## adder_32bit
module adder_32bit(
    input clk,
    input rst,
    input [31:0] i_a,
    input [31:0] i_b,
    input i_vld,
    output reg [31:0] o_res,
    output reg o_res_vld,
    output reg overflow
);
For scale: about 100 I/O pins, roughly 0.024 sq mm of cells after synthesis.
make LEC_CHECK=0 CAP_MARGIN=20 CELL_PAD_IN_SITES_DETAIL_PLACEMENT=0 CELL_PAD_IN_SITES_GLOBAL_PLACEMENT=2 CORE_ASPECT_RATIO=1.34 CORE_MARGIN=7 CORE_UTILIZATION=36 CTS_CLUSTER_DIAMETER=334 CTS_CLUSTER_SIZE=71 GPL_ROUTABILITY_DRIVEN=0 GPL_TIMING_DRIVEN=0 HOLD_SLACK_MARGIN=-0.0 MAX_ROUTING_LAYER=met4 MIN_ROUTING_LAYER=met1 PLACE_DENSITY_LB_ADDON=0.23 SLEW_MARGIN=15 finish   # period 65.5 ns
run.sh (not shown) runs the stock make flow with config.mk's settings and CLKGATE_MAP_FILE=.
Rerun with:
ABC_AREA = 1   (was unset)
CELL_PAD_IN_SITES_DETAIL_PLACEMENT = unset   (was 0)
CELL_PAD_IN_SITES_GLOBAL_PLACEMENT = 1   (was 2)
CORE_MARGIN = 2   (was 7)
CORE_UTILIZATION = 46   (was 36)
CTS_CLUSTER_DIAMETER = unset   (was 334)
CTS_CLUSTER_SIZE = 87   (was 71)
GPL_TIMING_DRIVEN = unset   (was 0)
MAX_ROUTING_LAYER = unset   (was met4)
clock period = 22.8 ns   (was 65.5 ns; I/O delays follow)
Effect: The new run finished with setup timing left. Final cell count goes up by 52%. Design area goes up by 60%. Global-route usage goes up by 7.2 points. Via count goes up by 33%. Non-clock buffer count goes up by 1269. Utilization goes up by 30 points. First-iteration DRC count goes up by 18%. Synthesized cell count goes up by 34%. Area after synthesis goes up by 17%. Sequential cell count is unchanged.
Rerun with:
ABC_AREA = unset   (was 1)
CELL_PAD_IN_SITES_GLOBAL_PLACEMENT = 2   (was 1)
CORE_ASPECT_RATIO = 0.5   (was 1.34)
CORE_MARGIN = 7   (was 2)
CTS_CLUSTER_SIZE = 99   (was 87)
PLACE_DENSITY = 0.53   (was unset)
PLACE_DENSITY_LB_ADDON = unset   (was 0.23)
clock period = 44.3 ns   (was 22.8 ns; I/O delays follow)
The changed run completed with no timing, DRC or antenna violations. Die area went down by 6.4%. Global-route usage goes down by 4.6 points. Hold slack is better by 17 ps.
Rerun with:
CELL_PAD_IN_SITES_GLOBAL_PLACEMENT = unset   (was 2)
CORE_ASPECT_RATIO = unset   (was 0.5)
CORE_MARGIN = 2   (was 7)
CORE_UTILIZATION = 56   (was 46)
CTS_CLUSTER_SIZE = unset   (was 99)
GPL_ROUTABILITY_DRIVEN = unset   (was 0)
HOLD_SLACK_MARGIN = unset   (was -0.0)
MIN_ROUTING_LAYER = unset   (was met1)
PLACE_DENSITY = unset   (was 0.53)
SLEW_MARGIN = 20   (was 15)
clock period = 13.6 ns   (was 44.3 ns; I/O delays follow)
With this change the flow ended with an error in global routing (5_1_grt) (GRT-0232); die size falls by 25%; synthesized area stays the same; synthesized cell count is unchanged.

* * *

job 3954:
adder_32bit again, from the RTL that the note above started with.
export LEC_CHECK = 0
export CAP_MARGIN = 20
export CELL_PAD_IN_SITES_GLOBAL_PLACEMENT = 0
export CORE_ASPECT_RATIO = 1.34
export CORE_MARGIN = 7
export CORE_UTILIZATION = 46
export CTS_CLUSTER_DIAMETER = 202
export CTS_CLUSTER_SIZE = 99
export GPL_ROUTABILITY_DRIVEN = 0
export HOLD_SLACK_MARGIN = -0.0
export MIN_ROUTING_LAYER = met1
export PLACE_DENSITY = 0.88
export SLEW_MARGIN = 15
export TNS_END_PERCENT = 10
create_clock -name core_clock -period 44.3 [get_ports {clk}]
Here is what was changed in the inputs of job 4071 compared with job 3954.
Settings: removing CORE_ASPECT_RATIO (formerly 1.34); removing CELL_PAD_IN_SITES_GLOBAL_PLACEMENT (formerly 0); changing CORE_UTILIZATION from 46 to 52; changing SLEW_MARGIN from 15 to 20; removing GPL_ROUTABILITY_DRIVEN (formerly 0); removing PLACE_DENSITY (formerly 0.88); removing CTS_CLUSTER_SIZE (formerly 99); removing HOLD_SLACK_MARGIN (formerly -0.0); changing CORE_MARGIN from 7 to 2; removing MIN_ROUTING_LAYER (formerly met1); removing CTS_CLUSTER_DIAMETER (formerly 202); removing TNS_END_PERCENT (formerly 10); changing the clock period (ns, I/O delays scaled along) from 44.3 to 41.5.
Findings:
Looking at capturing instance or port of the critical path, the overflow result is from job 3954; the o_res[25] one comes from job 4071. Diff job 3954 -> job 4071 | die boundary width | increase of about 3.5%. From job 3954 to job 4071 the numbers moved as follows: via count saw a decrease.
Changes in job 7430 relative to job 4071:
Settings: CORE_UTILIZATION: 52 -> 40; the clock period (ns, I/O delays scaled along): 41.5 -> 28.0.
==> comparison <==
Diff job 4071 -> job 7430: global-route usage over all layers fell 4.8 points, cell count after placement rose 1344, post-layout worst setup margin fell 7600 ps, synthesized area about even. Going from job 4071 to job 7430, number of vias per cell lower, met3 routed wirelength rose about 13%. Diff job 4071 and job 7430: number of clock buffers in the layout higher in job 7430. Although it ran to completion, job 7430 produced a layout that fails the final checks because of negative setup slack.
diff inputs: job 7430 => job 6427
Settings: a change of CORE_UTILIZATION from 40 to 58; an added SETUP_SLACK_MARGIN of -2.0; a change of the clock period (ns, I/O delays scaled along) from 28.0 to 27.8.
[summary]
- What ended job 6427 was a tool error in global routing; the run never finished.
- Diff job 6427 and job 7430: placer congestion estimate higher in job 6427
- Cell resize tally after clock tree synthesis (job 7430 / job 6427): 0.66
- Diff job 6427 and job 7430: number of rows in the core area lower in job 6427
- Job 7430 → job 6427: area after synthesis did not really move, post-CTS repair timing setup buffer count increased by 110% relative to the old numbers, buffer levels on the longest clock path about even, core area -about 30%, floorplan-stage core utilization moved up.
- Compared with job 7430, job 6427 shows a lower worst-case setup slack after placement.
- In the reports for job 6427 and job 7430, the larger die size belongs to job 7430.
